==> flow/design.v (excerpt) <==
module BallCompetition(
    input	wire clk,					 
    input   wire rstn,					 
    input	wire	[3:0]  sw_in,  	 
    input   wire  [2:0]  key_in,		 
    output	wire	[1:0]  reg_ab,  	 
    output  wire  [7:0]  led_time,	 
    output  [8:0]  seg_led_1,			 
	 output  [8:0]  seg_led_2			 
);
For scale: roughly 1300 cells after synthesis, roughly 160 flip-flops, roughly 37 I/O pins, roughly 0.011 mm² of cells after synthesis.
Settings: LEC_CHECK=0, CAP_MARGIN=20, CORE_ASPECT_RATIO=1.77, CORE_MARGIN=2, CORE_UTILIZATION=69, CTS_CLUSTER_DIAMETER=280, CTS_CLUSTER_SIZE=100, GPL_ROUTABILITY_DRIVEN=0, PLACE_DENSITY_LB_ADDON=0.29, SLEW_MARGIN=20, TNS_END_PERCENT=30; clock period 10.0 ns.
run.sh (not shown) runs the stock make flow with config.mk's settings and CLKGATE_MAP_FILE=.
Then changed:
ABC_AREA = 1   (was not set)
CORE_ASPECT_RATIO = not set   (was 1.77)
CORE_UTILIZATION = 44   (was 69)
PLACE_DENSITY_LB_ADDON = 0.3   (was 0.29)
After rerunning: The new run ran to the end with no violations; final area goes up by 3.7%; core utilization goes down by 27 points; clock-buffer cell count goes down by 5.
Then changed:
ABC_AREA = not set   (was 1)
CORE_ASPECT_RATIO = 1.37   (was not set)
CORE_UTILIZATION = 40   (was 44)
CTS_CLUSTER_DIAMETER = not set   (was 280)
CTS_CLUSTER_SIZE = not set   (was 100)
HOLD_SLACK_MARGIN = 0.11   (was not set)
PLACE_DENSITY_LB_ADDON = not set   (was 0.3)
TNS_END_PERCENT = not set   (was 30)
=> Clock-buffer cell count goes up by 4; register-to-register slack is worse by 1.0 ns; critical path depth goes down by 19; cell area goes down slightly; power goes down by roughly a tenth; sequential cell count is unchanged; non-clock buffer count goes up by 5.

---

BallCompetition again, from the RTL that the note above started with.
Settings: LEC_CHECK=0, ABC_AREA=1, CAP_MARGIN=5, CORE_MARGIN=2, CORE_UTILIZATION=72, CTS_CLUSTER_DIAMETER=198, CTS_CLUSTER_SIZE=72, PLACE_DENSITY_LB_ADDON=0.28, SETUP_SLACK_MARGIN=1.38, SLEW_MARGIN=40; clock period 4.64 ns.
The first run ended with an error in global routing (GRT-0232).
Change:
- CAP_MARGIN: 5 -> 40
- CTS_CLUSTER_DIAMETER: 198 -> 400
- CTS_CLUSTER_SIZE: 72 -> not set
- PLACE_DENSITY: not set -> 0.4
- PLACE_DENSITY_LB_ADDON: 0.28 -> not set
- SETUP_SLACK_MARGIN: 1.38 -> not set
- SLEW_MARGIN: 40 -> 20
- clock period: 4.64 -> 4.42 ns (I/O delays scaled with it)
After rerunning:
- This time the run produced a layout that fails on negative setup slack
- die area stays the same
- area after synthesis does not change
- synthesized cell count does not change

---

== run A ==
Starting RTL as in the previous note.
Settings: LEC_CHECK=0, ABC_AREA=1, CAP_MARGIN=20, CORE_ASPECT_RATIO=0.94, CORE_MARGIN=2, CORE_UTILIZATION=72, CTS_CLUSTER_DIAMETER=203, CTS_CLUSTER_SIZE=75, MAX_ROUTING_LAYER=met5, PLACE_DENSITY=0.37, SETUP_SLACK_MARGIN=-0.15, SLEW_MARGIN=20, TNS_END_PERCENT=75; clock period 4.37 ns.
Run A ran in full, but the layout does not pass; the checks complain about negative setup slack.
Changes in run B relative to run A:
Settings: TNS_END_PERCENT changed from 75 to 100; CTS_CLUSTER_DIAMETER changed from 203 to 360.
==> results <==
On worst hold slack after final layout, run B and run A are neck and neck.
Run A has a lower area taken by multi-input logic gates than run B.
Final count of negative-setup-slack endpoints: run B vs run A identical
Between run A and run B, the flow reports routed via count increasing by a few percent.
Diff run B and run A: routed length on met3 higher in run A
Run B ran in full, but the layout does not pass; the checks complain about negative setup slack.
Reported for run B and run A, total clock sinks turned out identical to the last digit.
Of run B and run A, the run reporting the higher measured slew at the worst slew-check pin was run B.
diff inputs: run B => run C
Settings: ABC_AREA removed (was 1); CORE_ASPECT_RATIO removed (was 0.94); TNS_END_PERCENT removed (was 100); CTS_CLUSTER_SIZE removed (was 75); MAX_ROUTING_LAYER removed (was met5); PLACE_DENSITY removed (was 0.37); CORE_UTILIZATION changed from 72 to 40; CTS_CLUSTER_DIAMETER removed (was 360); SETUP_SLACK_MARGIN removed (was -0.15); the clock period (ns, I/O delays scaled along) changed from 4.37 to 7.86.
[summary]
Run C vs. run B: ratio of routed vias to standard cells fell by about 4%, synthesized cell area fell 1.7%, chip area from the yosys synthesis statistics now sits lower, post-route worst setup slack now sits higher.
Run C | status: complete | timing, DRC, antenna: pass
Run comparison: run C startpoint of the worst setup timing path sw_in[2]; run B startpoint of the worst setup timing path key1.press_on
Relative to run C, the following input files were edited for run D:
Settings: CORE_UTILIZATION changed from 40 to 62; the clock period (ns, I/O delays scaled along) changed from 7.86 to 6.62.
Notes after the runs:
- Count of flip-flops and latches: run C vs run D, no meaningful difference
- Between run C and run D, the flow reports wire length per cell increasing by a few percent.
- Run D vs run C on reported net switching power: run D is the higher one.
- Changes observed in run D relative to run C: number of cells on the critical path shrank by about 7%; violation count after the first detailed-route iteration shrank by about 13%; total power grew by about 23%.
- Compared with run C, run D shows filler-free cell count of the finished design that has gone down by a few percent.
- From run C to run D the numbers moved as follows: setup slack has decreased; total non-filler cell area in the finished layout up 2.0%.

---

Starting RTL as in the previous note.
export LEC_CHECK = 0
export ABC_AREA = 1
export CAP_MARGIN = 20
export CORE_ASPECT_RATIO = 0.94
export CORE_MARGIN = 2
export CORE_UTILIZATION = 72
export CTS_CLUSTER_DIAMETER = 203
export CTS_CLUSTER_SIZE = 15
export MAX_ROUTING_LAYER = met5
export PLACE_DENSITY_LB_ADDON = 0.22
export SETUP_SLACK_MARGIN = -0.15
export SLEW_MARGIN = 20
export TNS_END_PERCENT = 75
create_clock -name core_clock -period 4.69 [get_ports {clk}]
The baseline finished but fails on negative setup slack.
Then changed:
==> flow/config.mk (replaced) <==
export PLATFORM = sky130hd
export DESIGN_NAME = BallCompetition
export DESIGN_NICKNAME = BallCompetition
export VERILOG_FILES = /design/flow/design.v
export SDC_FILE = /design/flow/constraint.sdc
export NUM_CORES = 4
export LEC_CHECK = 0
export ABC_AREA = 1
export CAP_MARGIN = 20
export CORE_ASPECT_RATIO = 1.08
export CORE_MARGIN = 2
export CORE_UTILIZATION = 72
export CTS_CLUSTER_DIAMETER = 86
export CTS_CLUSTER_SIZE = 15
export MAX_ROUTING_LAYER = met5
export SETUP_SLACK_MARGIN = 0.71
export SLEW_MARGIN = 20
export TNS_END_PERCENT = 30
==> flow/constraint.sdc (replaced) <==
create_clock -name core_clock -period 3.57 [get_ports {clk}]
set_input_delay 0.7140 -clock core_clock [delete_from_list [all_inputs] [get_ports {clk}]]
set_output_delay 0.7140 -clock core_clock [all_outputs]
set_load 0.01 [all_outputs]
The new run ended with an error in global routing, error GRT-0232.
Die size is about the same.
Synthesized area is unchanged.
Synthesized cell count stays the same.
Then changed:
--- a/flow/config.mk
+++ b/flow/config.mk
@@ -11,8 +11,9 @@
 export CORE_MARGIN = 2
 export CORE_UTILIZATION = 72
-export CTS_CLUSTER_DIAMETER = 86
+export CTS_CLUSTER_DIAMETER = 393
 export CTS_CLUSTER_SIZE = 15
 export MAX_ROUTING_LAYER = met5
-export SETUP_SLACK_MARGIN = 0.71
+export PLACE_DENSITY_LB_ADDON = 0.24
+export SETUP_SLACK_MARGIN = -0.15
 export SLEW_MARGIN = 20
 export TNS_END_PERCENT = 30
==> flow/constraint.sdc (replaced) <==
create_clock -name core_clock -period 4.45 [get_ports {clk}]
set_input_delay 0.8900 -clock core_clock [delete_from_list [all_inputs] [get_ports {clk}]]
set_output_delay 0.8900 -clock core_clock [all_outputs]
set_load 0.01 [all_outputs]
What happened: The changed run reached the layout checks and failed them: negative setup slack; area after synthesis does not change; die area is unchanged; synthesized cell count stays the same.

---

== job 9755 ==
Starting RTL as in the previous note.
export LEC_CHECK = 0
export ABC_AREA = 1
export CAP_MARGIN = 25
export CELL_PAD_IN_SITES_DETAIL_PLACEMENT = 1
export CELL_PAD_IN_SITES_GLOBAL_PLACEMENT = 3
export CORE_MARGIN = 9
export CORE_UTILIZATION = 24
export GPL_TIMING_DRIVEN = 0
export MAX_ROUTING_LAYER = met5
export MIN_ROUTING_LAYER = met2
export SLEW_MARGIN = 35
create_clock -name core_clock -period 7.16 [get_ports {clk}]
Job 9755 ended with every stage complete and zero timing, DRC or antenna violations.
--- input diff job 9755..job 241 ---
Settings: a change of CORE_MARGIN from 9 to 2; a deleted GPL_TIMING_DRIVEN that had been 0; a deleted ABC_AREA that had been 1; a deleted CELL_PAD_IN_SITES_GLOBAL_PLACEMENT that had been 3; a deleted MIN_ROUTING_LAYER that had been met2; a change of CORE_UTILIZATION from 24 to 52; a change of SLEW_MARGIN from 35 to 20; a change of CAP_MARGIN from 25 to 20; a deleted CELL_PAD_IN_SITES_DETAIL_PLACEMENT that had been 1; a deleted MAX_ROUTING_LAYER that had been met5; a change of the clock period (ns, I/O delays scaled along) from 7.16 to 6.3.
==> comparison <==
Non-clock inverter count in the final layout (job 241 vs. job 9755) decreases by more than half. Number of global-route vias before repair (job 241 / job 9755): 0.57. Total placed instance area, job 241 and job 9755: smaller value in job 241. Looking at critical path depth, job 241 sits 19 lower than job 9755 does. Relative to job 9755, via count has decreased by 3917 in job 241. Job 241 against job 9755: worst-case register-to-register setup slack fell by 790 ps; total power went down 28 µW; share of total power in combinational logic fell 6.2 points. Looking at biggest fanout along the worst timing path, job 241 sits above job 9755.
What job 9676 does differently from job 241 at the input level:
Settings: setting ABC_AREA to 1 for the first time; setting TNS_END_PERCENT to 10 for the first time; setting PLACE_DENSITY to 0.39 for the first time; setting SETUP_SLACK_MARGIN to 1.53 for the first time; changing CORE_UTILIZATION from 52 to 72; setting CTS_CLUSTER_SIZE to 100 for the first time; setting CTS_CLUSTER_DIAMETER to 388 for the first time.
[summary]
Job 9676 reached the end of the flow, and the finished layout is clean on the timing, DRC and antenna checks. Going from job 241 to job 9676, core utilization went up by 25 points; total power has increased. Between job 241 and job 9676, ratio of total power to cell area is lower for job 241, job 9676 comes in above that. The combinational group share of total power in job 9676 sits 9.3 points above the value recorded for job 241. Count of inverters not on the clock network in the layout went up by more than 100% going from job 241 to job 9676.
The following lists how job 1548 was set up differently from job 9676:
Settings: clearing SETUP_SLACK_MARGIN, which used to be 1.53; clearing ABC_AREA, which used to be 1; swapping 72 for 40 in CORE_UTILIZATION; clearing CTS_CLUSTER_DIAMETER, which used to be 388; clearing TNS_END_PERCENT, which used to be 10; clearing PLACE_DENSITY, which used to be 0.39; clearing CTS_CLUSTER_SIZE, which used to be 100; swapping 6.3 for 10.5 in the clock period (ns, I/O delays scaled along).
==> comparison <==
- From job 1548 to job 9676, total of clock buffers placed in the layout did not move at all.
- Job 1548 vs job 9676, standard cell area after detailed placement went down by 71 µm².
- Side by side, final cell area excluding filler cells turned out lower in job 1548 than in job 9676.
- Note that the via count recorded for job 1548 amounts to 0.869 times the value seen in job 9676.
- No run among job 9676 and job 1548 stopped early or left any final violation; all are clean.

---

BallCompetition again, from the RTL that the note above started with.
Settings: LEC_CHECK=0, ABC_AREA=1, CAP_MARGIN=20, CELL_PAD_IN_SITES_DETAIL_PLACEMENT=2, CELL_PAD_IN_SITES_GLOBAL_PLACEMENT=1, CORE_ASPECT_RATIO=1.08, CORE_MARGIN=3, CORE_UTILIZATION=28, CTS_CLUSTER_DIAMETER=86, CTS_CLUSTER_SIZE=15, GPL_TIMING_DRIVEN=0, MAX_ROUTING_LAYER=met5, MIN_ROUTING_LAYER=met2, PLACE_DENSITY_LB_ADDON=0.01, SETUP_SLACK_MARGIN=0.34, SLEW_MARGIN=30, TNS_END_PERCENT=30; clock period 13.1 ns.
The baseline ran to the end with no violations.
Next try:
ABC_AREA = 0   (was 1)
CELL_PAD_IN_SITES_DETAIL_PLACEMENT = unset   (was 2)
CELL_PAD_IN_SITES_GLOBAL_PLACEMENT = unset   (was 1)
CORE_MARGIN = 2   (was 3)
CORE_UTILIZATION = 72   (was 28)
GPL_TIMING_DRIVEN = unset   (was 0)
MIN_ROUTING_LAYER = unset   (was met2)
PLACE_DENSITY_LB_ADDON = 0.0   (was 0.01)
SETUP_SLACK_MARGIN = 0.71   (was 0.34)
SLEW_MARGIN = 20   (was 30)
clock period = 3.08 ns   (was 13.1 ns; I/O delays follow)
Now the flow ended with an error in 4_1_cts. Die area goes down by 62%. Synthesized cell count decreases by about 17%. Area after synthesis falls by 1.7%.
Next try:
ABC_AREA = unset   (was 0)
CORE_ASPECT_RATIO = unset   (was 1.08)
CORE_UTILIZATION = 40   (was 72)
CTS_CLUSTER_DIAMETER = unset   (was 86)
CTS_CLUSTER_SIZE = unset   (was 15)
MAX_ROUTING_LAYER = unset   (was met5)
PLACE_DENSITY_LB_ADDON = unset   (was 0.0)
SETUP_SLACK_MARGIN = unset   (was 0.71)
TNS_END_PERCENT = unset   (was 30)
clock period = 10.0 ns   (was 3.08 ns; I/O delays follow)
What happened: With this change the flow ran to the end with no violations; die size rose by about 80%; synthesized cell count stays the same; synthesized area is unchanged.

---

Starting RTL as in the previous note.
Settings: LEC_CHECK=0, ABC_AREA=1, CAP_MARGIN=20, CORE_ASPECT_RATIO=1.08, CORE_MARGIN=5, CORE_UTILIZATION=69, CTS_CLUSTER_DIAMETER=294, CTS_CLUSTER_SIZE=95, MAX_ROUTING_LAYER=met5, PLACE_DENSITY=0.38, SETUP_SLACK_MARGIN=-0.39, SLEW_MARGIN=20, TNS_END_PERCENT=30; clock period 5.45 ns.
The starting point went through all stages and came out clean.
==> next run, changes <==
ABC_AREA = not set   (was 1)
CORE_ASPECT_RATIO = not set   (was 1.08)
CORE_MARGIN = 2   (was 5)
CORE_UTILIZATION = 27   (was 69)
CTS_CLUSTER_DIAMETER = not set   (was 294)
CTS_CLUSTER_SIZE = not set   (was 95)
MAX_ROUTING_LAYER = not set   (was met5)
PLACE_DENSITY = not set   (was 0.38)
SETUP_SLACK_MARGIN = not set   (was -0.39)
TNS_END_PERCENT = not set   (was 30)
clock period = 7.86 ns   (was 5.45 ns; I/O delays follow)
Result: The changed run produced a clean layout; combinational power shrinks by 54%; clock power shrinks by 31%; via count is lower by 7.5%; final cell count fell by 0.49%; wire length came out higher by 11%.

---

Setup of run a:
BallCompetition again, from the RTL that the note above started with.
export LEC_CHECK = 0
export ABC_AREA = 1
export CAP_MARGIN = 20
export CORE_ASPECT_RATIO = 1.75
export CORE_MARGIN = 5
export CORE_UTILIZATION = 69
export CTS_CLUSTER_DIAMETER = 294
export CTS_CLUSTER_SIZE = 98
export MAX_ROUTING_LAYER = met5
export PLACE_DENSITY_LB_ADDON = 0.29
export SETUP_SLACK_MARGIN = 0.75
export SLEW_MARGIN = 20
export TNS_END_PERCENT = 30
create_clock -name core_clock -period 5.45 [get_ports {clk}]
The following lists how run b was set up differently from run a:
==> flow/config.mk <==
export PLATFORM = sky130hd
export DESIGN_NAME = BallCompetition
export DESIGN_NICKNAME = BallCompetition
export VERILOG_FILES = /design/flow/design.v
export SDC_FILE = /design/flow/constraint.sdc
export NUM_CORES = 4
export LEC_CHECK = 0
export ABC_AREA = 1
export CAP_MARGIN = 40
export CORE_MARGIN = 2
export CORE_UTILIZATION = 72
export SLEW_MARGIN = 20
==> flow/constraint.sdc <==
create_clock -name core_clock -period 4.42 [get_ports {clk}]
set_input_delay 0.8840 -clock core_clock [delete_from_list [all_inputs] [get_ports {clk}]]
set_output_delay 0.8840 -clock core_clock [all_outputs]
set_load 0.01 [all_outputs]
==> comparison <==
From run a to run b the numbers moved as follows: count of non-filler cells in the finished layout rose about 4.4%, area of the placeable core has decreased, via count up 1571.
Worst setup path startpoint: sw_in[1] -> run b, sw_in[2] -> run a
Summary — number of buffer and inverter stages on the critical path, run b relative to run a: lower, by 1.
Share of power burned in combinational logic, run a and run b: lower on run a
Completing all stages was not enough for run b: its layout failed the final checks because of setup timing.
Run a | stages: all done | timing, DRC, antenna: all pass
A capture point of the worst path of u_Display.seg_data_2_reg[2] is what run b shows, while u_Display.seg_data_2_reg[3] belongs to run a.
Run b: clock buffer count is 1 lower than what run a reported.
In the reports for run a and run b, the smaller die area belongs to run b.
Worst-case hold slack for run b: 130 ps down relative to run a
[compare] base=run a new=run b: aggregate negative setup slack decreased by 640 ps relative to the old numbers, final worst clock skew lost 5.5 ps.
Power is estimated from default activity; no workload was simulated.
